$ cat flow/run.sh
#!/bin/bash
# the make line also repeats each setting of config.mk as NAME=value (left out here)
make -C /OpenROAD-flow-scripts/flow DESIGN_CONFIG=/design/flow/config.mk WORK_HOME=/design/flow/orfs CLKGATE_MAP_FILE= finish
$ cat flow/config.mk
export PLATFORM = sky130hd
export DESIGN_NAME = MIPS
export DESIGN_NICKNAME = MIPS
export VERILOG_FILES = /design/flow/design.v
export SDC_FILE = /design/flow/constraint.sdc
export NUM_CORES = 4
export LEC_CHECK = 0
export CAP_MARGIN = 20
export CORE_MARGIN = 2
export CORE_UTILIZATION = 72
export CTS_CLUSTER_DIAMETER = 93
export SLEW_MARGIN = 20
$ cat flow/constraint.sdc
create_clock -name core_clock -period 2.09 [get_ports {clk}]
set_input_delay 0.4180 -clock core_clock [delete_from_list [all_inputs] [get_ports {clk}]]
set_output_delay 0.4180 -clock core_clock [all_outputs]
set_load 0.01 [all_outputs]
$ cat flow/design.v
module MIPS(
    clk,
    rst_n,
    in_valid,
    instruction,
    out_valid,
    instruction_fail,
    out_0,
    out_1,
    out_2,
    out_3,
    out_4,
    out_5
);
input clk;
input rst_n;
input in_valid;
input [31:0] instruction;
output logic out_valid, instruction_fail;
output logic [15:0] out_0, out_1, out_2, out_3, out_4, out_5;
logic in_valid_1, in_valid_2, in_valid_3;
logic [31:0] instruction_reg;
always_ff @(negedge rst_n, posedge clk) begin
    if (~rst_n) begin
        in_valid_1 <= 0;
    end
    else begin
        if (in_valid) begin
            instruction_reg <= instruction;
        end
        in_valid_1 <= in_valid;
    end
end
logic [1:0] opcode_comb, opcode_reg;
logic [2:0] func_comb, func_reg;
logic [15:0] value_rs_comb, value_rs_reg;
logic [15:0] value_rt_comb, value_rt_reg;
logic [4:0] dest_comb, dest_reg;
logic [4:0] dest_reg_1;
logic [15:0] immediate_comb;
logic [5:0] shamt_comb, shamt_reg;
logic [15:0] result_comb, result_reg;
logic [15:0] add_reg;
assign shamt_comb = instruction_reg[10:6];
assign immediate_comb = instruction_reg[15:0];
always_comb begin
    if (instruction_reg[31:26] == 6'd0) begin
        case (instruction_reg[5:0])
            6'b100100: func_comb = 1;
            6'b100101: func_comb = 2;
            6'b100111: func_comb = 3;
            6'b000000: func_comb = 4;
            6'b000010: func_comb = 5;
            default: func_comb = 0;
        endcase
    end
    else begin
        func_comb = 0;
    end
end
always_comb begin
    case (instruction_reg[31:26])
        6'b000000: opcode_comb = 0;
        default: opcode_comb = 1;
    endcase
end
always_comb begin
    if (dest_reg_1 == instruction_reg[25:21]) value_rs_comb = result_reg;
    else begin
        case (instruction_reg[25:21])
            5'b10001: value_rs_comb = out_0;
            5'b10010: value_rs_comb = out_1;
            5'b01000: value_rs_comb = out_2;
            5'b10111: value_rs_comb = out_3;
            5'b11111: value_rs_comb = out_4;
            5'b10000: value_rs_comb = out_5;
            default: value_rs_comb = 16'd0;
        endcase
    end
end
always_comb begin
    if (dest_reg_1 == instruction_reg[20:16]) value_rt_comb = result_reg;
    else begin
        case (instruction_reg[20:16])
            5'b10001: value_rt_comb = out_0;
            5'b10010: value_rt_comb = out_1;
            5'b01000: value_rt_comb = out_2;
            5'b10111: value_rt_comb = out_3;
            5'b11111: value_rt_comb = out_4;
            5'b10000: value_rt_comb = out_5;
            default: value_rt_comb = 16'd0;
        endcase
    end
end
always_comb begin
    case (instruction_reg[31:26])
        6'b000000: begin
            dest_comb = instruction_reg[15:11];
        end
        6'b001000: begin
            dest_comb = instruction_reg[20:16];
        end
        default: begin
            dest_comb = 0;
        end
    endcase
end
always_ff @ (posedge clk, negedge rst_n) begin
    if (~rst_n) begin
        in_valid_2 <= 0;
    end
    else begin
        if (in_valid_1) begin
            value_rs_reg <= value_rs_comb;
            value_rt_reg <= value_rt_comb;
            dest_reg <= dest_comb;
            add_reg <= (opcode_comb == 0) ? value_rt_comb : immediate_comb;
            func_reg <= func_comb;
            opcode_reg <= opcode_comb;
            shamt_reg <= shamt_comb;
        end
        in_valid_2 <= in_valid_1;
    end
end
always_comb begin
    case (func_reg)
        6'd0: result_comb = value_rs_reg + add_reg;
        6'd1: result_comb = value_rs_reg & value_rt_reg;
        6'd2: result_comb = value_rs_reg | value_rt_reg;
        6'd3: result_comb = ~(value_rs_reg | value_rt_reg);
        6'd4: result_comb = value_rt_reg << shamt_reg;
        6'd5: result_comb = value_rt_reg >> shamt_reg;
        default: result_comb = 16'd0;
    endcase
end
always_ff @ (negedge rst_n, posedge clk) begin
    if (~rst_n) begin
        in_valid_3 <= 0;
        result_reg <= 0;
    end
    else begin
        if (in_valid_2) begin
            result_reg <= result_comb;
            dest_reg_1 <= dest_reg;
        end
        in_valid_3 <= in_valid_2;
    end
end
always_ff @ (negedge rst_n, posedge clk) begin
    if (~rst_n) begin
        out_valid <= 0;
        instruction_fail <= 0;
        out_0 <= 0;
        out_1 <= 0;
        out_2 <= 0;
        out_3 <= 0;
        out_4 <= 0;
        out_5 <= 0;
    end
    else if (in_valid_3) begin
        out_valid <= 1;
        case (dest_reg_1)
            5'b10001: begin
                out_0 <= result_reg;
                instruction_fail <= 0;
            end
            5'b10010: begin
                out_1 <= result_reg;
                instruction_fail <= 0;
            end
            5'b01000: begin
                out_2 <= result_reg;
                instruction_fail <= 0;
            end
            5'b10111: begin
                out_3 <= result_reg;
                instruction_fail <= 0;
            end
            5'b11111: begin
                out_4 <= result_reg;
                instruction_fail <= 0;
            end
            5'b10000: begin
                out_5 <= result_reg;
                instruction_fail <= 0;
            end
            default: instruction_fail <= 1;
        endcase
    end
    else begin
        out_0 <= 0;
        out_1 <= 0;
        out_2 <= 0;
        out_3 <= 0;
        out_4 <= 0;
        out_5 <= 0;
        out_valid <= in_valid_3;
    end
end
endmodule
==> run summary, run 1 <==
Flow results.

- The flow did not finish.
- The stage at which the run stopped is 5_1_grt.
- The tool reported: "[ERROR GRT-0232] Routing congestion too high. Check the congestion heatmap in the GUI".
- In this run the cell area of the synthesized design comes to roughly 13000 µm².
- In the synthesis report, Yosys lists the chip area as 12980 µm².
- The dominant kind of combinational cell is AND-OR/OR-AND gates.
- The library cell with the largest summed area after synthesis is dfrtp_1.
- The tally of unique sky130hd cells used after synthesis is 84.
- The main flop type is dfrtp_1.
- The fraction of synthesized area in multiplexers is 11.39%.
- The synthesized netlist devotes 1.600% of its cell area to adder and majority cells.
- The starting density of the core is between 70% and 80%.
- The H-tree depth reported by CTS is 1.
- The standard cell core area is between 15000 and 20000 µm².
- The cell count after synthesis is about 1300.
- According to the floorplan report, the total die area is about 19000 µm².
- The commonest cells after synthesis are nand2_1, dfrtp_1, nor2_1.
- The number of cell instances after yosys synthesis is 1270.
- The clock passes through at most 3 buffers.
- For this run, the total global-route usage over all layers was measured as between 80% and 90%.
- From bottom edge to top edge, the die measures about 140 µm.
- The tree is rooted in a clkbuf_16.
- For this design the top-level I/O count stands at around 130.
- The routability congestion estimate is a little over 1.
- Prior to clock tree synthesis, the placed netlist has a worst setup slack of -0.4297 ns.
- The count of input and output buffers is between 100 and 150.
- After synthesis, the share of flip-flops with an asynchronous set or reset is 53.67%.
- Averaged over all synthesized cells, the footprint is 10.22 µm².
- The top cell type by instance count after synthesis is nand2_1.
- The area fraction in and, or, nand and nor cells is 15.88%.
- The xor/xnor share of the synthesized area is between 1 and 1.5%.
- The row count is 49.
- The proportion of synthesized chip area in sequential cells is a little under half.
- The residual overflow from global routing is around 140.
- The top cell type by area accounts for 22.55% of the synthesized area.
- The flip-flop and latch count after synthesis is between 200 and 250.
- From left edge to right edge, the die measures roughly 140 µm.
- Clock tree synthesis found a total of approximately 220 sinks.
- The synthesis report lists the most area-consuming cells as dfrtp_1, edfxtp_1, a22oi_1, mux2i_1, nand2_1.
- The net count entering floorplan is approximately 1300.
- The wire-length estimate of the detail-placed layout is around 31 mm.
- Counting the warning lines in the Yosys log gives 1.
- Of the total synthesized cell area, the portion taken by AND-OR and OR-AND cells is around a fifth.
- CTS added clock buffers totalling 23.
- In this run, synthesis inferred between 90 and 100 flip-flops with an integrated enable.
metal layers:
layer  GRT overflow  track usage [%]
met5              0            22.06
met2             76            97.24
met3              0            62.42
met4             67            85.55
met1              0            85.01
through the flow:
| step | hold slack [ns] | total power [mW] | area [µm²] | instances | utilization, % |
|---|---|---|---|---|---|
| after detailed placement | 0.2293 | 5.785 | 15160 | 1646 | 84.97 |
| after CTS | 0.2577 | 9.858 | 16360 | 1711 | 91.70 |
| after global placement | 0.2257 | 5.745 | 15160 | 1646 | 84.97 |
| after floorplan | 0.1224 | 5.346 | 13020 | 1270 | - |
repair_timing:
item,CTS
hold buffers,1
gates resized,54
cloned,1
setup endpoints to repair,60
pin swaps,39
setup buffers,22
endpoints found under the hold margin,1
==> inputs of run 2 (changes only) <==
- CORE_ASPECT_RATIO: default -> 0.89
- CORE_UTILIZATION: 72 -> 68
- CTS_CLUSTER_DIAMETER: 93 -> 216
- CTS_CLUSTER_SIZE: default -> 15
- clock period: 2.09 -> 1.98 ns (I/O delays scaled with it)
==> run summary, run 2 <==
Flow results.

- The flow did not finish.
- Per the run summary, the flow got no further than 5_1_grt.
- The tool reported: "[ERROR GRT-0232] Routing congestion too high. Check the congestion heatmap in the GUI".
- Per the post-place timing report, worst setup slack is -0.4016 ns.
- The total of hold buffers inserted after clock tree synthesis is 0.
- The warning tally printed by Yosys for this design is 1.
- The total routing usage reported by global routing is between 70% and 80%.
- The number of top-level pins is roughly 130.
- Counting every instance in the synthesized netlist gives ~1300.
- Multiplexer cells account for approximately 11% of the synthesized area.
- After synthesis, the share of flip-flops with an asynchronous set or reset is 53.67%.
- The die span in y is about 130 µm.
- By count the netlist is led by nand2_1, dfrtp_1, nor2_1.
- The number of placed instances, taps included is around 1700.
- Looking at the clock tree report, the H-tree level count equals 1.
- Per the post-synthesis report, the nets total around 1300.
- The number of sinks driven by the clock tree is around 220.
- The starting density of the core is approximately 70%.
- Before any placement, the netlist area is recorded as around 13000 µm².
- Per the synthesis report, the AND-OR/OR-AND share of the synthesized area is about a fifth.
- After Yosys synthesis, XOR and XNOR cells account for 1.214% of the synthesized area.
- After synthesis, the cell types taking the most area are dfrtp_1, edfxtp_1, a22oi_1, mux2i_1, nand2_1.
- The flip-flop and latch count after synthesis is ~220.
- The proportion of synthesized chip area in sequential cells is between 40 and 50%.
- The root buffer cell chosen for the clock tree is clkbuf_16.
- The biggest area contributor in the post-synthesis netlist is dfrtp_1.
- The full die area is ~20000 µm².
- The number of clock buffers inserted by TritonCTS is 18.
- Recorded from the global router log, the overflow total was 10.
- The main flop type is dfrtp_1.
- The area fraction of the largest cell type after synthesis is a little under a quarter.
- The standard cell core area is between 15000 and 20000 µm².
- The top cell type by instance count after synthesis is nand2_1.
- For this run, the chip area from Yosys synthesis comes to approximately 13000 µm².
- In the Yosys stats the netlist draws on approximately 84 distinct library cells.
- The average instance in the mapped netlist occupies about 10 µm².
- After Yosys synthesis, and, or, nand and nor cells account for 15.88% of the synthesized area.
- In this run the tool buffered the top-level ports with approximately 130 buffer cells.
- Grouping non-sequential cells by family puts the most area in AND-OR/OR-AND gates.
- The floorplan has roughly 47 rows.
- The overall die width is 150.5 µm.
- The placed wire-length estimate is slightly above 30 mm.
- The deepest clock path buffer count is 3.
- The area share of fa/ha/maj cells after synthesis is 1.600%.
- The number of enable flip-flop cells is approximately 95.
- At the end of routability-driven placement, the weighted congestion stood at between 0.9 and 1.
- The number of cell instances after yosys synthesis is approximately 1300.
## run 2: through the flow
step	TNS [ns]	area, µm²
4_1_cts	-2.481	16620
3_5_place_dp	-8.057	15530
3_3_place_gp	-4.190	15530
2_1_floorplan	-0.6276	13020
## run 2: routing by layer
| metal | overflow | global-route usage (%) |
|---|---|---|
| met5 | 0 | 34.25 |
| met4 | 5 | 70.55 |
| met1 | 0 | 77.95 |
| met3 | 0 | 65.54 |
| met2 | 5 | 90.98 |
## run 2: timing repair
| action | CTS |
|---|---|
| gates resized | 100 |
| setup buffers | 22 |
| pin swaps | 59 |
| cloned | 1 |
| endpoints found under the setup margin | 58 |
==> inputs of run 3 (changes only) <==
- CAP_MARGIN: 20 -> 25
- CELL_PAD_IN_SITES_DETAIL_PLACEMENT: default -> 2
- CORE_ASPECT_RATIO: 0.89 -> default
- CORE_UTILIZATION: 68 -> 40
- CTS_CLUSTER_DIAMETER: 216 -> default
- CTS_CLUSTER_SIZE: 15 -> 42
- GPL_ROUTABILITY_DRIVEN: default -> 0
- GPL_TIMING_DRIVEN: default -> 0
- MAX_ROUTING_LAYER: default -> met4
- MIN_ROUTING_LAYER: default -> met1
- SLEW_MARGIN: 20 -> 35
- TNS_END_PERCENT: default -> 5
- clock period: 1.98 -> 5.0 ns (I/O delays scaled with it)
==> run summary, run 3 <==
Synthesis and place-and-route results.

- In this run the worst path has a maximum fanout of 4.
- The number of cells on the worst reg-to-reg path is 9.
- The relative contribution of the clock network to total power is between 40% and 50%.
- The CTS tree is yes.
- The buffers inserted during post-CTS setup optimization is 0.
- The net switching fraction of the power is 27.15%.
- In the final layout, the fill cell count is between 3000 and 4000.
- The area fraction in and, or, nand and nor cells is 15.88%.
- The worst relative slew slack is 40.64%.
- The arrival time of data at the worst endpoint is listed as 3.42 ns.
- The tally of unique sky130hd cells used after synthesis is roughly 84.
- The number of clock buffers inserted by TritonCTS is 24.
- The top cell type by instance count after synthesis is nand2_1.
- The number of warnings reported in the stage logs is 26.
- The tightest hold path in the finished design has a slack of 0.4059 ns.
- Yosys reports a chip area of 12980 µm².
- The OpenROAD report gives the critical path a required time of ~5.4 ns.
- After detailed routing, the number of remaining DRC violations is 0.
- After synthesis, the cell types taking the most area are dfrtp_1, edfxtp_1, a22oi_1, mux2i_1, nand2_1.
- The maximum clock frequency is 330.3 MHz.
- Per the OpenROAD floorplan log, the height of the die is roughly 180 µm.
- Per the CTS log, the maximum H-tree level is 1.
- The starting density of the core is 40.83%.
- The dominant kind of combinational cell is AND-OR/OR-AND gates.
- In this run the critical path is formed by ha_1 -> inv_1 -> fa_1 -> nor2b_1 -> o211ai_1 -> a211oi_1 -> a2111oi_0 -> mux2i_1 -> o2111ai_1.
- Buffers inserted to repair hold after CTS numbered 0.
- The number of nets in the synthesized netlist is 1321.
- The share of synthesized registers carrying an async set or reset is about 54%.
- The row count is roughly 65.
- CTS placed an instance of clkbuf_16 at the clock tree root.
- In the synthesized netlist, the cells that appear most often are nand2_1, dfrtp_1, nor2_1.
- The top power group is the clock network.
- The kind of cell with the highest combined delay along the critical path is AND-OR/OR-AND gates.
- The clock latency reported for the late side of the worst-skew pair is ~0.54 ns.
- The total clock network power is ~2 mW.
- VDD sags by at most between 0.3 and 0.4 mV.
- The final layout reports a setup TNS of 0 ns.
- The residual overflow from global routing is 0.
- The library cell with the largest summed area after synthesis is dfrtp_1.
- The final critical-path share of the clock period is approximately 61%.
- The average wire per standard cell is around 35 µm.
- The source of the critical timing path is value_rs_reg[0].
- The quantity of gates resized following cts is 0.
- The number of antenna violations at the first check in global routing is 0.
- The number of global-route vias before repair was around 14000.
- Along the critical path, the tally of buffer and inverter instances is 1.
- The fraction of synthesized area in multiplexers is a little under an eighth.
- The max-cap violation count is 0.
- Once detail routing completed, the nets flagged for antenna violations numbered 0.
- The worst-case reg-to-reg setup slack stands at approximately 2.0 ns.
- The total routing usage reported by global routing is about 40%.
- In this run the cell area of the synthesized design comes to about 13000 µm².
- The area of the multi-input gates is 6442 µm².
- The worst path needs slightly above 3 ns of the cycle, external delays included.
- The overall die width is approximately 180 µm.
- The run finished with no timing, DRC or antenna violations.
- The worst setup slack after layout is 1.973 ns.
- The count of warnings emitted by yosys is 1.
- The worst-margin pin slew is 0.8865 ns.
- The main flop type is dfrtp_1.
- The area growth from synthesis to layout is 21.64%.
- The clock skew is 0.01518 ns.
- The largest stage delay on the critical path is approximately 0.61 ns.
- The largest net degree at the start of global routing is 65.
- The full die area is approximately 34000 µm².
- The synthesized area divided by synthesized cell count is ~10 µm².
- The synthesized netlist was found by Yosys to have 1270 cells.
- The count of nets after finishing is between 1000 and 1500.
- The combinational power reported by the tool is approximately 0.47 mW.
- The combinational share of power is roughly a tenth.
- The number of DRC violations after detailed-routing iteration 0 is 1689.
- The critical path depth in cells is 9.
- In this run the count of I/O pins placed on the die edge is roughly 130.
- The start of the worst register-to-register path is value_rs_reg[0].
- Yosys reports that the leading cell type by area covers 22.55% of the netlist area.
- TritonCTS reports the number of clock sinks as ~220.
- The final setup violation count is 0.
- The path type of the worst min-delay path is input port to asynchronous set/reset pin.
- The power per cell area is about 280 nW/µm².
- The post-placement setup slack is 1.905 ns.
- The placed wire-length estimate is between 40 and 50 mm.
- Looking at the clock tree report, the maximum root-to-sink buffer count equals 3.
- The core region is 31800 µm².
- In this run, the synthesized area fraction spent on xor and xnor cells is recorded as under 10%.
- Per the detail_route report, the via count comes to 12960.
- In the final report, the number of hold violations comes to 0.
- The worst setup path endpoint is result_reg[10].
- The critical path is of the register to register type.
- After Yosys synthesis, full adders, half adders and majority gates account for under 10% of the synthesized area.
- The synthesized netlist handed to floorplanning was reported with a cell count of around 1300.
- The end of the worst register-to-register path is result_reg[10].
- Setup repair after global routing left no endpoint under its margin.
- The power dissipated by switching net loads is 1.209 mW.
- Power attributed to sequential cells is between 1.5 and 2 mW.
- The internal power summed over all cells is 3.245 mW.
- STA classifies the critical path endpoint as a register.
- The count of input and output buffers is 132.
- The type of origin of the critical path is a register.
- Total power for the finished layout comes to between 4 and 5 mW.
- The slowest library cell on the worst path is a2111oi_0.
- The part of the power in registers is 44.5%.
- The routed design shows a via density per instance of approximately 6.9.
- Per the detailed-route log, wirelength across all metal layers totals 65.78 mm.
- The and-or/or-and share of the synthesized area is slightly below 20%.
- The share of the Yosys chip area taken by registers is approximately 45%.
- The CTS clock-pin slew for the worst setup and hold paths is 0.07 ns.
- The post-route utilization of the core is recorded as between 40% and 50%.
- The sequential cell area is just under 6000 µm².
- The flip-flop and latch count after synthesis is between 200 and 250.
- The static leakage power is 6.210 nW.
- The wire length of the first global-routing pass is 97.30 mm.
- The number of detailed-routing iterations run before antenna repair is 6.
- In this run, synthesis inferred approximately 95 flip-flops with an integrated enable.
- Max-slew check failures listed in the final report amount to 0.
## run 3: area by class of cell
class                   count  share of cell area (%)
clock buffers              32                   4.507
clock inverters            12                  0.9506
multi-input cells         917                   40.79
repair buffers            134                   8.745
diodes                      1                 0.01584
flip-flops and latches    218                   37.36
plain buffers             114                   3.676
well taps                 435                   3.446
inverters                  21                  0.5149
## run 3: metrics by stage
step	instance area [µm²]	cells
after floorplan	12990	1270
after global placement	14850	1837
after detailed placement	14920	1839
after CTS	15780	1883
after global routing	15790	1883
final	15800	1884
## run 3: layer usage
metal / track usage (%) / vias to the layer above / wire [µm] / share of wire, %
li1: - / 5025 / - / -
met1: 47.06 / 6621 / 24510 / 37
met2: 66.70 / 1018 / 31680 / 48
met3: 5.809 / 298 / 5196 / 7.9
met4: 21.66 / 0 / 4393 / 6.7
met5: - / - / 0 / 0
==> inputs of run 4 (changes only) <==
- ABC_AREA: default -> 1
- CAP_MARGIN: 25 -> 20
- CELL_PAD_IN_SITES_DETAIL_PLACEMENT: 2 -> default
- CORE_UTILIZATION: 40 -> 71
- CTS_CLUSTER_DIAMETER: default -> 397
- CTS_CLUSTER_SIZE: 42 -> default
- GPL_ROUTABILITY_DRIVEN: 0 -> default
- GPL_TIMING_DRIVEN: 0 -> default
- MAX_ROUTING_LAYER: met4 -> default
- MIN_ROUTING_LAYER: met1 -> default
- SLEW_MARGIN: 35 -> 20
- TNS_END_PERCENT: 5 -> default
- clock period: 5.0 -> 2.6 ns (I/O delays scaled with it)
==> run summary, run 4 <==
Synthesis and place-and-route results.

- The power per cell area is ~610 nW/µm².
- The largest voltage drop on the vdd net is 0.6620 mV.
- The average wire per standard cell is ~24 µm.
- The residual overflow from global routing is 0.
- The post-placement setup slack is roughly 0.35 ns.
- The and-or/or-and share of the synthesized area is between 10% and 20%.
- The total combinational power is around 1.5 mW.
- Based on the critical path, the design can be clocked at up to approximately 380 MHz.
- For this block, the routed nets add up to 49.09 mm of wire.
- The clock latency reported for the late side of the worst-skew pair is 0.52 ns.
- Clock-pin slew was measured on the worst setup and hold paths at ~0.070 ns.
- The standard cell core area is ~17000 µm².
- The number of top-level pins is 133.
- The number of enable flip-flop cells is 95.
- Of the total power, the share spent switching nets is between 30% and 40%.
- In this run, the synthesized area fraction spent on xor and xnor cells is recorded as less than 1%.
- The relative contribution of the clock network to total power is around 37%.
- For the worst flop-to-flop path, the logic depth is 9.
- The number of global-route vias before repair is approximately 13000.
- According to the floorplan report, the die height is 136.4 µm.
- The flip-flop and latch count after synthesis is 218.
- Entering global routing, the biggest net connects about 120 pins.
- The share of synthesized registers carrying an async set or reset is a little over half.
- Before any placement, the netlist area is recorded as 12440 µm².
- In the final report, the number of hold violations comes to 0.
- The part of the power in registers is a little under half.
- The tool warning count is 31.
- Between clock sinks in the finished design, the worst skew comes to 0.01592 ns.
- The detailed router placed roughly 14000 vias in this run.
- The full die area is between 15000 and 20000 µm².
- The top cell family by delay on the critical path is simple AND/OR/NAND/NOR gates.
- Per the detailed placement report, the placed cell area equals 14020 µm².
- The CTS tree is yes.
- The combinational share of power is roughly 16%.
- For reference, the critical path is launched at instruction_reg[19].
- The path class of the tightest hold or removal check is input port to asynchronous set/reset pin.
- The power dissipated by switching net loads is approximately 2.7 mW.
- From synthesis to final layout, the design area changed by 18.67%.
- The main flop type is dfrtp_1.
- For reference, simple AND, OR, NAND and NOR cells occupy 28.73% of the area reported after synthesis.
- In the post-route analysis, the smallest setup slack over all paths is -0.009846 ns.
- The synthesized area divided by synthesized cell count is 7.565 µm².
- The worst-margin pin slew is just under 1 ns.
- The report lists the violated layout checks as setup timing.
- The top power group is sequential cells.
- The clock root buffer master is clkbuf_16.
- The top cell type by area accounts for 23.53% of the synthesized area.
- The sequential power reported by the tool is about 4.2 mW.
- Per the log, the first TritonRoute iteration ended with a DRC count of roughly 3000.
- As logged by OpenROAD, the buffers inserted on ports number 132.
- Counting along the longest clock path gives a buffer depth of 3.
- After technology mapping, the gate count stands at ~1600.
- The biggest area contributor in the post-synthesis netlist is dfrtp_1.
- The kind of end point of the critical path is a register.
- Per the timing report, the biggest fanout along the worst path comes to 16.
- Per the run summary, max-cap violations total 0.
- After synthesis, the cell types taking the most area are dfrtp_1, edfxtp_1, nand2_1, o21ai_0, inv_1.
- The number of cell instances after yosys synthesis is approximately 1600.
- The first global-routing pass estimated ~74 mm of wire.
- Adding up every negative setup slack in the final design gives -0.009846 ns.
- Warnings reported by Yosys during synthesis add up to 1.
- The most prevalent standard cell on the critical path is nand2_1.
- For reference, the critical path cell chain is inv_1 -> nand3_2 -> nor3_4 -> nand2_1 -> o21ai_0 -> nor2_1 -> nand2_1 -> nand3_1 -> nand2_1.
- The placed wire-length estimate is around 31 mm.
- The commonest cells after synthesis are nand2_1, inv_1, o21ai_0.
- Counting every sink on the clock net gives about 220.
- The number of vias per cell is about 7.0.
- The end-of-flow timing check tallies setup violations at 1.
- nand2_1 is the most common cell in the netlist.
- For reference, full adder, half adder and majority cells occupy between 1.5 and 2% of the area reported after synthesis.
- The worst relative slew slack is between 30% and 40%.
- Before antenna repair, the detailed router went through 15 iterations.
- The script extracted a total leakage power of around 6.7 nW.
- The DRC violations left is 0.
- The script reports the combined buffer and inverter count of the critical path as 1.
- After filler insertion, the fill cell instance count of the layout stands at ~900.
- The net count entering floorplan is ~1700.
- The antenna cell count is 0.
- The slowest library cell on the worst path is nor3_4.
- Among the non-sequential cells, simple AND/OR/NAND/NOR gates take the most area.
- The total clock network power is 3.33 mW.
- Counting pins that exceed their max-slew limit in the final report gives 0.
- STA lists the startpoint of the worst register-to-register path as instruction_reg[19].
- The total routing usage reported by global routing is 53.13%.
- The buffers inserted during post-CTS setup optimization is 0.
- Dividing the final minimum period by the clock period gives 100.4%.
- The number of antenna violations at the first check in global routing is 0.
- Setup repair after global routing left no endpoint under its margin.
- The class of the most critical setup path is register to register.
- The H-tree depth reported by CTS is 1.
- The largest stage delay on the critical path is ~0.8 ns.
- The net count of the finished layout is ~1800.
- The most critical hold endpoint after final layout shows a slack of roughly 0.4 ns.
- The required time of the worst setup path is slightly below 3 ns.
- At the floorplan stage, the core utilization is reported as approximately 72%.
- On the critical path the data arrives at between 2 and 3 ns.
- Synthesis instantiated 44 different standard cells from the library.
- The overall die width is 136.4 µm.
- The flow ran to the end, but the layout failed its checks.
- After routing the design area is ~15000 µm².
- The number of antenna-violating nets in the routed design is 0.
- The fraction of synthesized area in multiplexers is 0%.
- The quantity of gates resized following cts is 0.
- The proportion of synthesized chip area in sequential cells is between 40 and 50%.
- After clock tree synthesis, the flow added hold-fix buffers numbering 1.
- Looking at the reg2reg group, the worst path ends at add_reg[8].
- Following the worst setup path forward leads to its endpoint at add_reg[8].
- The final weighted congestion recorded by global placement is roughly 1.1.
- The row count is between 40 and 50.
- The type of origin of the critical path is a register.
- The final critical-path required period is roughly 2.6 ns.
- The critical path depth in cells is 9.
- The setup check on the worst reg-to-reg path leaves a slack of -0.01 ns.
- The chip area estimate from yosys synthesis is between 10000 and 15000 µm².
- The power report lists cell-internal power as between 6 and 7 mW.
- The number of clock buffers inserted by TritonCTS is 23.
==> run 4: metrics by stage <==
step | power (mW) | utilization (%) | instances
3_3_place_gp | 5.481 | 81.32 | 1969
2_1_floorplan | 4.774 | - | 1645
4_1_cts | 8.825 | 85.68 | 2011
5_1_grt | 9.137 | 85.68 | 2011
3_5_place_dp | 5.544 | 81.32 | 1969
6_report | 9.008 | 85.68 | 2011
==> run 4: routing by layer <==
| layer | GRT usage (%) | share of wire, % | wire (µm) | up-vias |
|---|---|---|---|---|
| met2 | 79.96 | 43 | 21070 | 1640 |
| met3 | 20.28 | 16 | 7999 | 527 |
| met4 | 39.87 | 10 | 5054 | 0 |
| li1 | - | - | - | 5674 |
| met1 | 61.56 | 30 | 14960 | 6164 |
| met5 | 1.667 | 0 | 0 | - |
==> run 4: layout make-up <==
type / count / area (µm²) / area share, %
Sequential cell: 218 / 5901 / 39.96
Multi-Input combinational cell: 1146 / 5434 / 36.80
Timing Repair Buffer: 163 / 1592 / 10.78
Inverter: 218 / 818.3 / 5.541
Clock buffer: 33 / 695.7 / 4.711
Tap cell: 225 / 281.5 / 1.906
Clock inverter: 8 / 46.29 / 0.3135
==> inputs of run 5 (changes only) <==
- ABC_AREA: 1 -> default
- CORE_UTILIZATION: 71 -> 70
- CTS_CLUSTER_DIAMETER: 397 -> default
- CTS_CLUSTER_SIZE: default -> 34
- SETUP_SLACK_MARGIN: default -> 0.4
- clock period: 2.6 -> 2.95 ns (I/O delays scaled with it)
==> run summary, run 5 <==
Synthesis and place-and-route results.

- OpenSTA lists the critical path startpoint as value_rs_reg[0].
- The critical path is of the register to register type.
- The number of antenna-violating nets in the routed design is 0.
- The number of clock buffers inserted by TritonCTS is 23.
- Checking max transition, the worst relative margin is 34.75%.
- The largest voltage drop on the vdd net is between 0.5 and 0.6 mV.
- In the finished design, the share of the clock period the worst path needs comes to between 80% and 90%.
- The number of global-route vias before repair is roughly 12000.
- After routing the design area is 15200 µm².
- The row count is 49.
- The flow ran to the end and the layout has no timing, DRC or antenna violations.
- TritonCTS built the clock tree.
- The capture point of the worst register-to-register path is recorded as result_reg[6].
- The xor/xnor share of the synthesized area is about 1.2%.
- Clock skew on the completed layout was measured at approximately 0.015 ns.
- Ranked by power, first place goes to sequential cells.
- The final number of hold-violating endpoints is 0.
- The worst-margin pin slew is 0.9788 ns.
- The data arrival at the endpoint of the critical path is 2.93 ns.
- The overall die size recorded for this design is between 15000 and 20000 µm².
- The count of warnings emitted by yosys is 1.
- The post-detailed-routing wire length is approximately 47 mm.
- The combinational share of power is a little over 8%.
- For the worst setup path, the data required time is 3.36 ns.
- The clock drives between 200 and 250 sinks.
- The largest fanout of any net on the critical path is 4.
- Yosys stat counts approximately 1300 cells in the synthesized netlist.
- Sequential cells were found to cover between 40 and 50% of the synthesized design area.
- The number of antenna violations at the first check in global routing is 0.
- The placed wire-length estimate is between 30 and 40 mm.
- The number of top-level pins is between 100 and 150.
- The worst-case reg-to-reg setup slack stands at ~0.43 ns.
- The number of enable flip-flop cells is approximately 95.
- The area fraction in and, or, nand and nor cells is 15.88%.
- The worst register-to-register path has a depth of 9.
- The CTS clock-pin slew for the worst setup and hold paths is ~0.070 ns.
- Per the gpl log, the routability congestion estimate is about 0.98.
- Per the STA report, the cell with the highest stage delay on the worst path is edfxtp_1.
- The net count of the finished layout is about 1400.
- The max-slew violation count is 0.
- The net switching power in the latest report is about 1.7 mW.
- For this design the static power due to leakage is between 6 and 7 nW.
- TritonRoute reported its final design rule violation total as 0.
- The relative contribution of the clock network to total power is 41.0%.
- The floorplan step defined a core boundary enclosing 18090 µm².
- The die span in y is around 140 µm.
- The maximum clock frequency is ~400 MHz.
- Post-synthesis, Yosys gives the total cell area as 12980 µm².
- Clock latency on the worst-skew pair, taken at its later pin, is between 0.5 and 0.6 ns.
- The share of synthesized registers carrying an async set or reset is 53.67%.
- The main flop type is dfrtp_1.
- The fraction of synthesized area in multiplexers is 11.39%.
- The critical path depth in cells is 9.
- Entering global routing, the biggest net connects about 96 pins.
- The synthesized design devotes to its leading area cell type 22.55% of total area.
- Global routing used between 40% and 50% of the available tracks.
- The max-cap violation count is 0.
- In this run the critical path is formed by ha_4 -> inv_1 -> fa_2 -> nor2b_2 -> o211ai_1 -> a21boi_1 -> or3_1 -> a31o_2 -> o221a_1.
- STA classifies the critical path endpoint as a register.
- The number of vias per cell is 7.622.
- The tally of unique sky130hd cells used after synthesis is ~84.
- The fraction of the core area covered by cells at the end of the flow is between 80 and 90%.
- The largest stage delay on the critical path is roughly 0.46 ns.
- Per the CTS log, the maximum H-tree level is 1.
- The area share of fa/ha/maj cells after synthesis is ~1.6%.
- CTS reports a maximum clock tree buffer depth of 3.
- The net switching fraction of the power is about a quarter.
- The total combinational power is 0.552 mW.
- The critical path buffer and inverter count is 1.
- The clock root buffer master is clkbuf_16.
- The total clock network power is 2.81 mW.
- The average wire per standard cell is around 29 µm.
- The final critical-path required period is approximately 2.5 ns.
- The net count entering floorplan is ~1300.
- The cell area reported after detailed placement is around 14000 µm².
- The antenna cell count is 0.
- Summed over all instances, the cell type with the most area after synthesis is dfrtp_1.
- The cell count after synthesis is approximately 1300.
- For reference, the top cells by area after synthesis are dfrtp_1, edfxtp_1, a22oi_1, mux2i_1, nand2_1.
- The type of origin of the critical path is a register.
- The first global-routing pass estimated 71.31 mm of wire.
- The power per cell area is ~450 nW/µm².
- The top cell type by instance count after synthesis is nand2_1.
- Sorting the synthesized cells by how often they occur yields nand2_1, dfrtp_1, nor2_1.
- The final setup violation count is 0.
- The count of vias placed by the detailed router is roughly 12000.
- The share of total power dissipated in sequential elements is 50.9%.
- The tool warning count is 30.
- The internal power summed over all cells is just over 5 mW.
- At the floorplan stage, the core utilization is reported as between 70% and 80%.
- The start of the worst register-to-register path is value_rs_reg[0].
- Setup repair after global routing could not meet its margin everywhere.
- The and-or/or-and share of the synthesized area is 19.40%.
- The netlist area before placement is around 13000 µm².
- The count of input and output buffers is roughly 130.
- The flip-flop and latch count after synthesis is 218.
- The top cell family by delay on the critical path is AND-OR/OR-AND gates.
- The power consumed by sequential cells is between 3 and 4 mW.
- The total overflow left after global routing is 0.
- The worst setup path endpoint is result_reg[6].
- The dominant kind of combinational cell is AND-OR/OR-AND gates.
- Per the log, the first TritonRoute iteration ended with a DRC count of around 2400.
- The number of detailed-routing iterations run before antenna repair is 8.
- The overall die width is approximately 140 µm.
- The path type of the worst min-delay path is input port to asynchronous set/reset pin.
- The area growth from synthesis to layout is 17.06%.
- After routing, the total negative slack on setup checks comes to 0 ns.
- Per the post-synthesis stats, the area per cell is just over 10 µm².
## run 5: routing by layer
| metal | track usage (%) | wire length, µm | up-vias |
|---|---|---|---|
| met5 | 0 | 0 | - |
| met4 | 29.72 | 3734 | 0 |
| met3 | 12.34 | 7072 | 368 |
| met2 | 72.11 | 20700 | 1336 |
| met1 | 60.36 | 15140 | 5654 |
| li1 | - | - | 4883 |
## run 5: repair_timing
action	CTS	global route
buffers inserted	6	5
setup endpoints to repair	4	5
gates resized	3	10
pin swaps	0	5
hold buffers	0	0
## run 5: final cells by class
class,count,area (µm²)
sequential,218,5902
clock buffer,33,643.1
fill,887,2885
clock inverter,7,58.81
multi-input combinational,917,6482
timing repair buffer,181,1749
tap,229,286.5
inverter,21,78.83
## run 5: stage by stage
step	setup slack [ns]	hold WS, ns	power (mW)	std cells
floorplan	0.6669	0.2944	3.785	1270
global placement	0.4176	0.3588	4.012	1555
detailed placement	0.4024	0.3759	4.032	1555
CTS	0.3861	0.01003	6.772	1601
global route	0.3899	0.02522	6.957	1606
finish	0.4334	0.007705	6.855	1606
==> inputs of run 6 (changes only) <==
- CORE_UTILIZATION: 70 -> 68
- CTS_CLUSTER_DIAMETER: default -> 93
- CTS_CLUSTER_SIZE: 34 -> 15
- SETUP_SLACK_MARGIN: 0.4 -> default
- clock period: 2.95 -> 2.06 ns (I/O delays scaled with it)
==> run summary, run 6 <==
Synthesis and place-and-route results.

- The run finished, with violations left.
- The reasons given for failing layout checks are setup timing.
- Power attributed to the clock group is 3.43 mW.
- The number of cell instances after yosys synthesis is 1270.
- The CTS clock-pin slew for the worst setup and hold paths is 0.08 ns.
- Max-cap violations in this run came to 0.
- The cell sitting at the root of the clock tree is a clkbuf_16.
- Cell internal power was estimated by the tool at just under 7 mW.
- By instance count, the leading cell after synthesis is nand2_1.
- The wire length of the first global-routing pass is a little over 70 mm.
- The final number of hold-violating endpoints is 0.
- According to the dpl log, the detail-placed design has an HPWL of about 31 mm.
- Power spread over the standard cell area amounts to 563.9 nW/µm².
- Per the post-synthesis report, the number of cells in the design is roughly 1300.
- Max fanout on the critical path was recorded as 3.
- Timing analysis after detailed placement gives a worst setup slack of -0.4281 ns.
- Of the total synthesized cell area, the portion taken by AND-OR and OR-AND cells is about a fifth.
- The number of antenna diodes in the final layout is 0.
- The slowest library cell on the worst path is edfxtp_1.
- The horizontal die dimension reported for this design is approximately 140 µm.
- The sequential power reported by the tool is between 4 and 5 mW.
- Summed over all combinational cells, the power is 1.13 mW.
- The count of nets left with antenna violations once routing finished came out at 0.
- Leaving out buffers and inverters, the combinational logic in the layout accounts for 7066 µm².
- Across all setup checks in the final design, the least slack found is -0.3772 ns.
- The worst relative slew slack is between 40 and 50%.
- The pin closest to its max-slew limit shows a slew of about 0.83 ns.
- The relative area change from synthesis to final layout is 30.12%.
- The static leakage power is about 7 nW.
- During I/O placement, the number of pins put on the boundary was roughly 130.
- The number of DRC violations after detailed-routing iteration 0 is 2657.
- The flip-flop and latch count after synthesis is between 200 and 250.
- The warning tally printed by Yosys for this design is 1.
- The minimum setup slack among reg-to-reg paths is -0.38 ns.
- The area share of fa/ha/maj cells after synthesis is 1.600%.
- For the worst reg-to-reg path, the startpoint reported by OpenROAD is value_rs_reg[1].
- The netlist area before placement is between 10000 and 15000 µm².
- The row count is 50.
- For this run, the post-layout net count is around 1500.
- The final setup TNS is -5.623 ns.
- In this run the power spent charging and discharging nets is 2.584 mW.
- The post-route utilization of the core is recorded as between 90% and 100%.
- The most prevalent standard cell on the critical path is buf_4.
- Looking at the power breakdown, sequential logic takes 52.2% of the total.
- The number of global-route vias before repair came to between 10000 and 15000.
- Per the synthesis report, the dominant area consumer among library cells is dfrtp_1.
- Setup repair after global routing could not meet its margin everywhere.
- The top cell family by delay on the critical path is AND-OR/OR-AND gates.
- The critical path buffer and inverter count is 3.
- The biggest slice of the total power is consumed by sequential cells.
- The data arrival at the endpoint of the critical path is 2.82 ns.
- The worst setup path is captured at a register.
- The largest single stage delay on the critical path is 0.46 ns.
- The tally of unique sky130hd cells used after synthesis is approximately 84.
- In the synthesized netlist, mux cells make up 11.39% of the area.
- The source of the critical timing path is value_rs_reg[1].
- The placement summary gives the final routability congestion estimate as slightly below 1.
- The end of the worst register-to-register path is result_reg[10].
- The final timing report lists clock skew as about 0.034 ns.
- The xor/xnor share of the synthesized area is roughly 1.2%.
- The STA report counts the stages on the worst setup path as 10.
- The maximum clock frequency is 410.3 MHz.
- The final timing summary puts the cycle share of the worst path at 118.3%.
- Counting the fill cells in the layout gives 716.
- In this run the vertical extent of the chip is between 100 and 150 µm.
- The cell sequence reported for the critical path is inv_1 -> fa_2 -> nor2b_2 -> o211ai_1 -> buf_4 -> a211oi_4 -> buf_4 -> a2111oi_4 -> mux2i_1 -> o2111ai_1.
- The worst setup path is launched from a register.
- The dominant kind of combinational cell is AND-OR/OR-AND gates.
- The residual overflow from global routing is 0.
- The setup path with the least slack is of type register to register.
- The max-slew violation count is 0.
- The last timing report of the flow puts the setup violation total at between 40 and 50.
- The final layout contains routed wiring with a total length of 53.21 mm.
- The proportion of synthesized chip area in sequential cells is a little under half.
- The total area inside the core boundary comes to between 15000 and 20000 µm².
- Per the detail_route report, vias per standard cell equal slightly below 8.
- The largest voltage drop on the vdd net is roughly 0.66 mV.
- Global routing used between 40% and 50% of the available tracks.
- The path type of the worst min-delay path is input port to asynchronous set/reset pin.
- The deepest clock path buffer count is 3.
- In the synthesized netlist, the cells that appear most often are nand2_1, dfrtp_1, nor2_1.
- The pre-antenna-repair detailed-routing pass consisted of 11 iterations.
- The starting density of the core is a little over two thirds.
- For the worst-skew pair, the clock arrives at the later sink with an insertion delay of approximately 0.53 ns.
- The chip area line in the Yosys stat output reads about 13000 µm².
- The share of synthesized registers carrying an async set or reset is 53.67%.
- The average wire per standard cell is around 31 µm.
- The combinational share of power is between 10% and 20%.
- The final critical-path required period is about 2.4 ns.
- The largest net degree at the start of global routing is around 120.
- The number of antenna violations at the first check in global routing is 0.
- The net switching fraction of the power is ~27%.
- Yosys reports that the leading cell type by area covers between 20% and 30% of the netlist area.
- The number of nets handed over by synthesis was 1321.
- The tool warning count is 33.
- Per the synthesis report, the simple-gate share of the synthesized area is approximately 16%.
- Counting flops with a built-in enable in the synthesized netlist gives 95.
- The CTS tree is yes.
- The number of sinks driven by the clock tree is around 220.
- The synthesized area divided by synthesized cell count is about 10 µm².
- The area taken by sequential standard cells is reported as 5902 µm².
- The main area contributors are dfrtp_1, edfxtp_1, a22oi_1, mux2i_1, nand2_1.
- The relative contribution of the clock network to total power is between 30% and 40%.
- The data required time reported for the critical path is about 2.4 ns.
- The H-tree depth reported by CTS is 1.
- The placement report lists the number of port buffers as between 100 and 150.
- In the routed design, unresolved DRC markers number 0.
- The main flop type is dfrtp_1.
- Counting the buffers created by CTS gives 18.
- The depth of the worst register-to-register path is 10.
- The full die area is between 20000 and 25000 µm².
- OpenSTA lists the critical path endpoint as result_reg[10].
- The count of vias placed by the detailed router is between 10000 and 15000.
==> run 6: routing by layer <==
layer / share of wire, % / GRT usage [%]
met4: 10 / 26.16
met5: 0 / 0
met2: 42 / 72.11
met3: 16 / 12.38
met1: 31 / 60.41
==> run 6: stage by stage <==
step	hold slack, ns	cells	instance area [µm²]	total power, mW
floorplan	0.1164	1270	13020	5.424
global placement	0.2211	1656	15270	5.849
detailed placement	0.2236	1656	15270	5.887
CTS	0.2573	1712	16410	9.209
global route	0.2767	1727	16900	9.657
finish	0.2659	1727	16900	9.527
==> run 6: timing repair <==
action                                  in CTS  in global routing
gates resized                               75                 81
hold endpoints to repair                     1                  0
buffers inserted                            24                 27
pin swaps                                   63                 60
hold buffers                                 1                  0
endpoints found under the setup margin      45                 58
gates cloned                                 2                  1
==> run 6: cell type report <==
class,count,area share (%)
flip-flops and latches,218,34.93
well taps,234,1.733
inverters,21,0.5110
repair buffers,306,17.85
clock buffers,30,3.118
clock inverters,1,0.03703
multi-input cells,917,41.82
==> inputs of run 7 (changes only) <==
- ABC_AREA: default -> 0
- CORE_UTILIZATION: 68 -> 71
- CTS_CLUSTER_DIAMETER: 93 -> 196
- CTS_CLUSTER_SIZE: 15 -> 32
- PLACE_DENSITY: default -> 0.35
- SETUP_SLACK_MARGIN: default -> 0.58
- clock period: 2.06 -> 2.07 ns (I/O delays scaled with it)
==> run summary, run 7 <==
Flow results.

- The run stopped with a tool error.
- The flow halted during 5_1_grt.
- The first error in the log reads "[ERROR GRT-0116] Global routing finished with congestion. Check the congestion regions in the DRC Viewer".
- Summing every instance area after synthesis gives approximately 13000 µm².
- The largest total area in the synthesized netlist belongs to dfrtp_1.
- The deepest clock path buffer count is 3.
- The flip-flop and latch count after synthesis is about 220.
- For this design the top-level I/O count stands at 133.
- The net count entering floorplan is around 1300.
- The share of the Yosys chip area taken by registers is between 40% and 50%.
- The starting density of the core is about 72%.
- Among the non-sequential cells, AND-OR/OR-AND gates take the most area.
- For reference, compound AND-OR and OR-AND cells occupy ~19% of the area reported after synthesis.
- The number of sinks driven by the clock tree is 218.
- According to the floorplan report, the total die area is approximately 19000 µm².
- The post-placement setup slack is -0.2970 ns.
- The synthesized netlist devotes approximately 1.6% of its cell area to adder and majority cells.
- The core region is around 18000 µm².
- After its last routability iteration, the placer logged a weighted congestion of slightly above 1.
- The placed wire-length estimate is ~32 mm.
- The total routing usage reported by global routing is just under 80%.
- In the synthesized netlist, the cells that appear most often are nand2_1, dfrtp_1, nor2_1.
- In this run the core area contains approximately 49 standard-cell rows.
- The synthesis report lists the Yosys warning total as 1.
- The share of synthesized registers carrying an async set or reset is 53.67%.
- The overall die width is ~140 µm.
- Post-synth the commonest register cell is dfrtp_1.
- The count of input and output buffers is around 130.
- The tally of unique sky130hd cells used after synthesis is 84.
- The fraction of synthesized area in multiplexers is 11.39%.
- CTS added clock buffers totalling 10.
- The stat command in Yosys gives a chip area of between 10000 and 15000 µm².
- The post-synth count of flops with an enable pin is about 95.
- The number of cell instances after yosys synthesis is roughly 1300.
- The die span in y is between 100 and 150 µm.
- Per the synthesis report, the single largest cell type by area occupies 22.55% of cell area.
- The synthesized area divided by synthesized cell count is around 10 µm².
- By area the synthesized netlist is led by dfrtp_1, edfxtp_1, a22oi_1, mux2i_1, nand2_1.
- The residual overflow from global routing is ~58.
- Looking at the gate-level netlist, the highest instance count belongs to nand2_1.
- The xor/xnor share of the synthesized area is under 10%.
- The area fraction in and, or, nand and nor cells is between 10% and 20%.
- The clock root buffer master is clkbuf_16.
- In this run the number of H-tree levels came out at 1.
- The cell count after synthesis is 1270.
run 7: routing by layer:
metal | GRT overflow | global-route usage, %
met1 | 4 | 80.08
met2 | 30 | 94.17
met3 | 0 | 61.01
met4 | 23 | 74.69
met5 | 1 | 19.80
run 7: what timing repair did:
action | in CTS
gates cloned | 9
pin swaps | 84
endpoints found under the setup margin | 263
endpoints found under the hold margin | 9
buffers inserted | 150
gates resized | 656
hold buffers | 1
run 7: through the flow:
| step | utilization (%) | area (µm²) | power, mW | instances |
|---|---|---|---|---|
| detailed placement | 85.92 | 15430 | 5.889 | 1646 |
| CTS | 97.69 | 17550 | 8.242 | 1822 |
| global placement | 85.92 | 15430 | 5.849 | 1646 |
| floorplan | - | 13360 | 5.435 | 1270 |
==> inputs of run 8 (changes only) <==
- ABC_AREA: 0 -> default
- CORE_UTILIZATION: 71 -> 72
- CTS_CLUSTER_DIAMETER: 196 -> 202
- CTS_CLUSTER_SIZE: 32 -> 15
- PLACE_DENSITY: 0.35 -> default
- PLACE_DENSITY_LB_ADDON: default -> 0.29
- SETUP_SLACK_MARGIN: 0.58 -> default
- clock period: 2.07 -> 2.27 ns (I/O delays scaled with it)
==> run summary, run 8 <==
Synthesis and place-and-route results.

- The flow ran to the end, but the layout failed its checks.
- The layout checks failed on setup timing.
- Looking at the worst setup and hold paths, the clock pins of their registers show a slew of around 0.080 ns.
- Sorting the synthesized cells by area gives the leading types as dfrtp_1, edfxtp_1, a22oi_1, mux2i_1, nand2_1.
- After synthesis, the share of flip-flops with an asynchronous set or reset is 53.67%.
- The commonest cells after synthesis are nand2_1, dfrtp_1, nor2_1.
- The full die area is between 15000 and 20000 µm².
- The arrival time of data at the worst endpoint is listed as 2.81 ns.
- Looking at the power breakdown, the clock network takes 35.7% of the total.
- The antenna cell count is 0.
- The internal portion of the total power is between 6 and 7 mW.
- The final critical-path share of the clock period is 103.7%.
- The number of different library cells used by synthesis comes to roughly 84.
- Per report_power, the top consumer among the power groups is sequential cells.
- Row generation in the floorplan step produced 49 rows.
- STA classifies the critical path endpoint as a register.
- The routability congestion estimate is 1.015.
- The number of antenna violations at the first check in global routing is 0.
- The warning tally printed by Yosys for this design is 1.
- The library cell with the largest summed area after synthesis is dfrtp_1.
- The CTS tree is yes.
- In this run the maximum-capacitance check reported violations numbering 0.
- The worst setup slack after layout is -0.08409 ns.
- STA lists the startpoint of the worst hold path as in_valid_1.
- The net switching fraction of the power is 25.96%.
- The placed wire-length estimate is around 30 mm.
- For the final database, setup skew stands at between 0.03 and 0.04 ns.
- The class of the most critical setup path is register to register.
- Counting flops with a built-in enable in the synthesized netlist gives about 95.
- The DRC violations left is 0.
- The flow reports power dissipated in combinational cells as between 0.8 and 0.9 mW.
- The final timing report lists a max-slew violation count of 0.
- The worst register-to-register path ends at result_reg[14].
- The power dissipated by switching net loads is 2.143 mW.
- Counting the buffers created by CTS gives 18.
- The final setup TNS is -0.2225 ns.
- The average wire per standard cell is 27.97 µm.
- The global-route met1 utilization is between 60% and 70%.
- The standard cell core area is roughly 18000 µm².
- The tool warning count is 31.
- For reference, the critical path cell chain is ha_2 -> inv_2 -> fa_2 -> nor2b_2 -> o211ai_1 -> a211oi_2 -> nor4_2 -> or4_1 -> nand3_1.
- Setup repair after global routing could not meet its margin everywhere.
- The post-detailed-routing wire length is ~46 mm.
- The most congested layer reported by global routing is met2.
- The layout has 796 filler cells.
- The maximum clock frequency is 424.8 MHz.
- Looking at the VDD voltage map, the peak drop is slightly above 0.6 mV.
- The largest fanout of any net on the critical path is 3.
- The proportion of synthesized chip area in sequential cells is between 40% and 50%.
- The number of buffers and inverters on the critical path is 1.
- The depth of the worst register-to-register path is 9.
- The path type of the worst min-delay path is register to register.
- The critical path depth in cells is 9.
- In the global route stage, met3 resource usage came out at between 10 and 15%.
- In this run the register-to-register setup slack is -0.08 ns.
- For this run, the detailed router's first-pass iteration total came to 9.
- The deepest clock path buffer count is 3.
- Looking at the critical path, the single cell with the biggest stage delay is or4_1.
- In the final report, the number of hold violations comes to 0.
- In this run the worst setup path begins at value_rs_reg[0].
- The number of DRC violations after detailed-routing iteration 0 is approximately 2300.
- OpenSTA lists the critical path endpoint as result_reg[14].
- The clock latency reported for the late side of the worst-skew pair is just over 0.5 ns.
- The number of global-route vias before repair is roughly 12000.
- The static leakage power is around 6.2 nW.
- The residual overflow from global routing is 0.
- Yosys reported a register bit count of 218.
- Sequential cells burn between 50% and 60% of the power.
- In this run, power in flip-flops and latches comes to approximately 4.5 mW.
- For this design the top-level I/O count stands at between 100 and 150.
- The final setup violation count is 3.
- The clock drives between 200 and 250 sinks.
- The overall power of the completed layout is between 8 and 9 mW.
- Global routing used between 70% and 80% of the available met2 tracks.
- The timing report gives the biggest stage delay along the critical path as 0.48 ns.
- According to the Yosys statistics, the synthesized design has a chip area of 12980 µm².
- The net count entering floorplan is between 1000 and 1500.
- The number of vias per cell is about 7.5.
- The clock root buffer master is clkbuf_16.
- The instance count along the most critical hold path is 0.
- The combinational share of power is 10.0%.
- The number of antenna-violating nets in the routed design is 0.
- The area share of fa/ha/maj cells after synthesis is under 10%.
- The type of origin of the critical path is a register.
- The number of cell instances after yosys synthesis is about 1300.
- For this run, the total global-route usage over all layers was measured as 45.94%.
- The relative area change from synthesis to final layout is 19.34%.
- The share of synthesized area in the top cell type comes to between 20% and 30%.
- The and-or/or-and share of the synthesized area is 19.40%.
- In the hold report, the worst path ends at in_valid_2.
- The clock network consumes a total of 2.95 mW.
- The H-tree depth reported by CTS is 1.
- After the last flow step, the layout net total stands at approximately 1500.
- The xor/xnor share of the synthesized area is around 1.2%.
- The wire length of the first global-routing pass is 69.19 mm.
- nand2_1 is the most common cell in the netlist.
- The power per cell area is 532.7 nW/µm².
- The area fraction in and, or, nand and nor cells is 15.88%.
- The main flop type is dfrtp_1.
- The final critical-path required period is roughly 2.4 ns.
- Before any placement, the netlist area is recorded as between 10000 and 15000 µm².
- The largest net degree at the start of global routing is 109.
- In the synthesized netlist, the dominant kind of combinational cell is AND-OR/OR-AND gates.
- The synthesized area divided by synthesized cell count is between 10 and 15 µm².
- Synthesis produced 1270 cells.
- The floorplan step set the die width to approximately 140 µm.
- The slew check shows that the tightest pin keeps a relative margin of between 40 and 50%.
- The count of vias placed by the detailed router is between 10000 and 15000.
- Data on the critical path is required at its endpoint by 2.72 ns.
- The count of input and output buffers is 132.
- According to the floorplan report, the die height is 138.3 µm.
- The fraction of synthesized area in multiplexers is between 10% and 20%.
- Looking at the max-slew report, the worst-margin pin has a slew of 0.7911 ns.
- The floorplan step records an initial core utilization of roughly 73%.
- The start of the worst register-to-register path is value_rs_reg[0].
- The top cell family by delay on the critical path is simple AND/OR/NAND/NOR gates.
run 8: layout make-up:
class / count / area [µm²] / share of cell area, %
flip-flops and latches: 218 / 5902 / 38.09
repair buffers: 226 / 2140 / 13.81
clock inverters: 2 / 25.02 / 0.1615
multi-input cells: 917 / 6573 / 42.41
inverters: 21 / 78.83 / 0.5087
well taps: 229 / 286.5 / 1.849
clock buffers: 29 / 491.7 / 3.173
run 8: metrics by stage:
step	hold slack [ns]	std cells	utilization, %	instance area, µm²	setup WS [ns]
floorplan	0.1584	1270	-	12990	0.01534
global placement	0.3574	1602	82.77	14770	-0.02741
detailed placement	0.3780	1602	82.77	14770	-0.1509
CTS	0.4019	1639	86.07	15360	-0.09830
global route	0.4194	1642	86.86	15500	-0.2562
finish	0.3983	1642	86.86	15500	-0.08409
run 8: timing repair:
item / CTS / global route
endpoints found under the hold margin: 9 / 0
hold buffers: 1 / 0
setup buffers: 6 / 6
endpoints found under the setup margin: 4 / 22
pin swaps: 9 / 19
gates resized: 9 / 21
run 8: metal layers:
| metal | vias to the layer above | wire [µm] |
|---|---|---|
| li1 | 4957 | - |
| met1 | 5709 | 15280 |
| met2 | 1365 | 20460 |
| met3 | 332 | 7076 |
| met4 | 0 | 3120 |
| met5 | - | 0 |
==> inputs of run 9 (changes only) <==
- ABC_AREA: default -> 1
- CAP_MARGIN: 20 -> 10
- CORE_MARGIN: 2 -> 4
- CORE_UTILIZATION: 72 -> 41
- CTS_CLUSTER_DIAMETER: 202 -> 386
- CTS_CLUSTER_SIZE: 15 -> default
- GPL_ROUTABILITY_DRIVEN: default -> 1
- HOLD_SLACK_MARGIN: default -> -0.08
- MIN_ROUTING_LAYER: default -> met2
- PLACE_DENSITY_LB_ADDON: 0.29 -> default
- SETUP_SLACK_MARGIN: default -> 1.04
- TNS_END_PERCENT: default -> 30
- clock period: 2.27 -> 4.81 ns (I/O delays scaled with it)
==> run summary, run 9 <==
Synthesis and place-and-route results.

- The flow ran to the end, but the layout failed its checks.
- In this run the layout check failures are DRC.
- For the combinational group, total power comes out at 0.732 mW.
- The quantity of gates resized following cts is 0.
- Counting instances in the post-synthesis netlist gives the leading cell types as nand2_1, inv_1, o21ai_0.
- Of all cell types, the one taking the most synthesized area is dfrtp_1.
- The synthesized area divided by synthesized cell count is between 7 and 8 µm².
- Warnings raised by the tools during the run amount to 26.
- The layout report lists the combined flip-flop and latch area as a little under 6000 µm².
- The worst setup path endpoint is value_rs_reg[13].
- Counting the fill cells in the layout gives 2952.
- OpenSTA lists the critical path startpoint as instruction_reg[24].
- The number of global-route vias before repair is 17600.
- The CTS tree is yes.
- In this run, power in flip-flops and latches comes to around 2.3 mW.
- The post-detailed-routing wire length is between 40 and 50 mm.
- In the synthesis report, Yosys lists the chip area as roughly 12000 µm².
- For this block, the initial DRC count from the detailed router was roughly 3800.
- The first global-routing pass estimated between 60 and 70 mm of wire.
- The number of vias per cell is ~7.6.
- The total clock network power is around 1.8 mW.
- The number of cell instances after yosys synthesis is about 1600.
- The depth of the worst register-to-register path is 5.
- The number of antenna violations at the first check in global routing came to 0.
- The max-cap violation count is 0.
- In this run the remaining antenna-violating nets after routing total 0.
- The slowest library cell on the worst path is nand4_1.
- The clock period could shrink to 2.599 ns.
- In this run the full chip footprint comes out at roughly 33000 µm².
- The share of synthesized area in the top cell type comes to 23.53%.
- The power per cell area is 328.0 nW/µm².
- Relative to the synthesized area, the layout overhead comes to 18.92%.
- The class of the most critical setup path is register to register.
- Before any placement, the netlist area is recorded as 12440 µm².
- The signal on the critical path passes through nor2_2 -> nand4_1 -> o22ai_1 -> nor3_1 -> o21ai_0.
- The row count is about 63.
- The average wire per standard cell is between 20 and 25 µm.
- The CTS clock-pin slew for the worst setup and hold paths is 0.07 ns.
- The combinational share of power is approximately 15%.
- The share of the core area taken by cells at floorplan is about two fifths.
- The residual overflow from global routing is 0.
- The top power group is sequential cells.
- The routability congestion estimate is a little under 1.
- Per STA, the worst path accumulates the most delay in the family simple AND/OR/NAND/NOR gates.
- Per the timing report, the most critical flop-to-flop path finishes at value_rs_reg[13].
- The most critical hold endpoint after final layout shows a slack of a little over 0.4 ns.
- The count of warnings emitted by yosys is 1.
- By area the synthesized netlist is led by dfrtp_1, edfxtp_1, nand2_1, o21ai_0, inv_1.
- The overall power of the completed layout is 4.854 mW.
- The final setup violation count is 0.
- The clock latency reported for the late side of the worst-skew pair is 0.53 ns.
- The path type of the worst min-delay path is input port to asynchronous set/reset pin.
- When the netlist entered floorplanning its net count stood at roughly 1700.
- The worst-margin pin slew is 1.111 ns.
- For this run the top cell type by instance count after synthesis was nand2_1.
- The script extracted a total leakage power of 6.596 nW.
- In the synthesized netlist, the dominant kind of combinational cell is simple AND/OR/NAND/NOR gates.
- The power dissipated by switching net loads is 1.407 mW.
- Per STA, the highest per-stage delay on the worst path measures 0.86 ns.
- Per the CTS log, the root buffer master is clkbuf_16.
- The cell count after synthesis is 1645.
- The region available for standard cell placement spans ~30000 µm².
- The final number of hold-violating endpoints is 0.
- The wire-length estimate of the detail-placed layout is around 32 mm.
- In the Yosys report, the sequential cells make up ~47% of the chip area.
- The worst setup path is launched from a register.
- Per the CTS log, the buffer count on the longest clock path is 3.
- The minimum setup slack among reg-to-reg paths is roughly 2.2 ns.
- According to the floorplan report, the die width is between 150 and 200 µm.
- After synthesis, the share of cell area in mux cells is 0%.
- In this run, the synthesized area fraction spent on xor and xnor cells is recorded as 0.6334%.
- The die span in y is approximately 180 µm.
- In the final design database the tool counted roughly 1800 nets.
- The flip-flop and latch count after synthesis is 218.
- The clock skew is approximately 0.021 ns.
- The total routing usage reported by global routing is between 30% and 40%.
- The final critical-path share of the clock period is 54.04%.
- In this run, synthesis inferred ~95 flip-flops with an integrated enable.
- The maximum clock frequency is roughly 380 MHz.
- The relative contribution of the clock network to total power is a little under two fifths.
- In this run the number of H-tree levels came out at 1.
- The count of vias placed by the detailed router is roughly 16000.
- The total of hold buffers inserted after clock tree synthesis is 0.
- The critical path runs through a total of 5 cells.
- The required time at the worst endpoint is listed as 5.14 ns.
- The and-or/or-and share of the synthesized area is between 10 and 15%.
- Along the worst path, the maximum fanout reaches 14.
- In the Yosys stats the netlist draws on 44 distinct library cells.
- The largest net degree at the start of global routing is 62.
- The final setup TNS is 0 ns.
- The finished layout reports a core utilization of between 40% and 50%.
- Looking at the post-CTS report, the setup buffer insertion count equals 0.
- Looking at the reg2reg group, the worst path starts from instruction_reg[24].
- The slew check shows that the tightest pin keeps a relative margin of 25.73%.
- The highest supply drop recorded on VDD is around 0.28 mV.
- The internal power summed over all cells is between 3 and 4 mW.
- The part of the power in registers is around 47%.
- Of the total synthesized cell area, the portion taken by AND, OR, NAND and NOR gates is approximately 29%.
- The share of synthesized registers carrying an async set or reset is 53.67%.
- The max-slew violation count is 0.
- The worst setup path is captured at a register.
- The first TritonRoute pass finished after around 53 iterations.
- The count of input and output buffers is roughly 130.
- The area of the multi-input gates is ~5500 µm².
- The script reports the combined buffer and inverter count of the critical path as 0.
- Buffers inserted during clock tree synthesis total 23.
- TritonRoute reported its final design rule violation total as 4.
- The area share of fa/ha/maj cells after synthesis is 1.669%.
- The floorplan report gives the top-level pin count as between 100 and 150.
- Of the total power, the share spent switching nets is between 20 and 30%.
- Setup repair after global routing left no endpoint under its margin.
- CTS saw 218 sinks.
- The main flop type is dfrtp_1.
- The data arrival at the endpoint of the critical path is 2.93 ns.
==> run 9: metrics by stage <==
step,setup slack (ns),cells,cell area [µm²]
floorplan,1.790,1645,12440
global placement,1.917,2111,14010
detailed placement,1.915,2111,14020
CTS,2.269,2152,14780
global route,2.135,2152,14800
finish,2.211,2153,14800
==> run 9: area by class of cell <==
class                      count  area share [%]
clock buffer                  34           4.684
multi-input combinational   1146           36.85
clock inverter                 7          0.4819
antenna                        1         0.01691
timing repair buffer         139           9.266
tap                          390           3.297
inverter                     218           5.529
sequential                   218           39.87
==> run 9: metal layers <==
layer / GRT usage (%) / up-vias / part of all wire, %
met2: 45.49 / 4461 / 46
met3: 53.80 / 625 / 42
met4: 5.914 / 12 / 11
met5: 16.59 / - / 0.60
met1: - / 5747 / 0
li1: - / 5592 / -
Power and IR drop assume default switching activity.
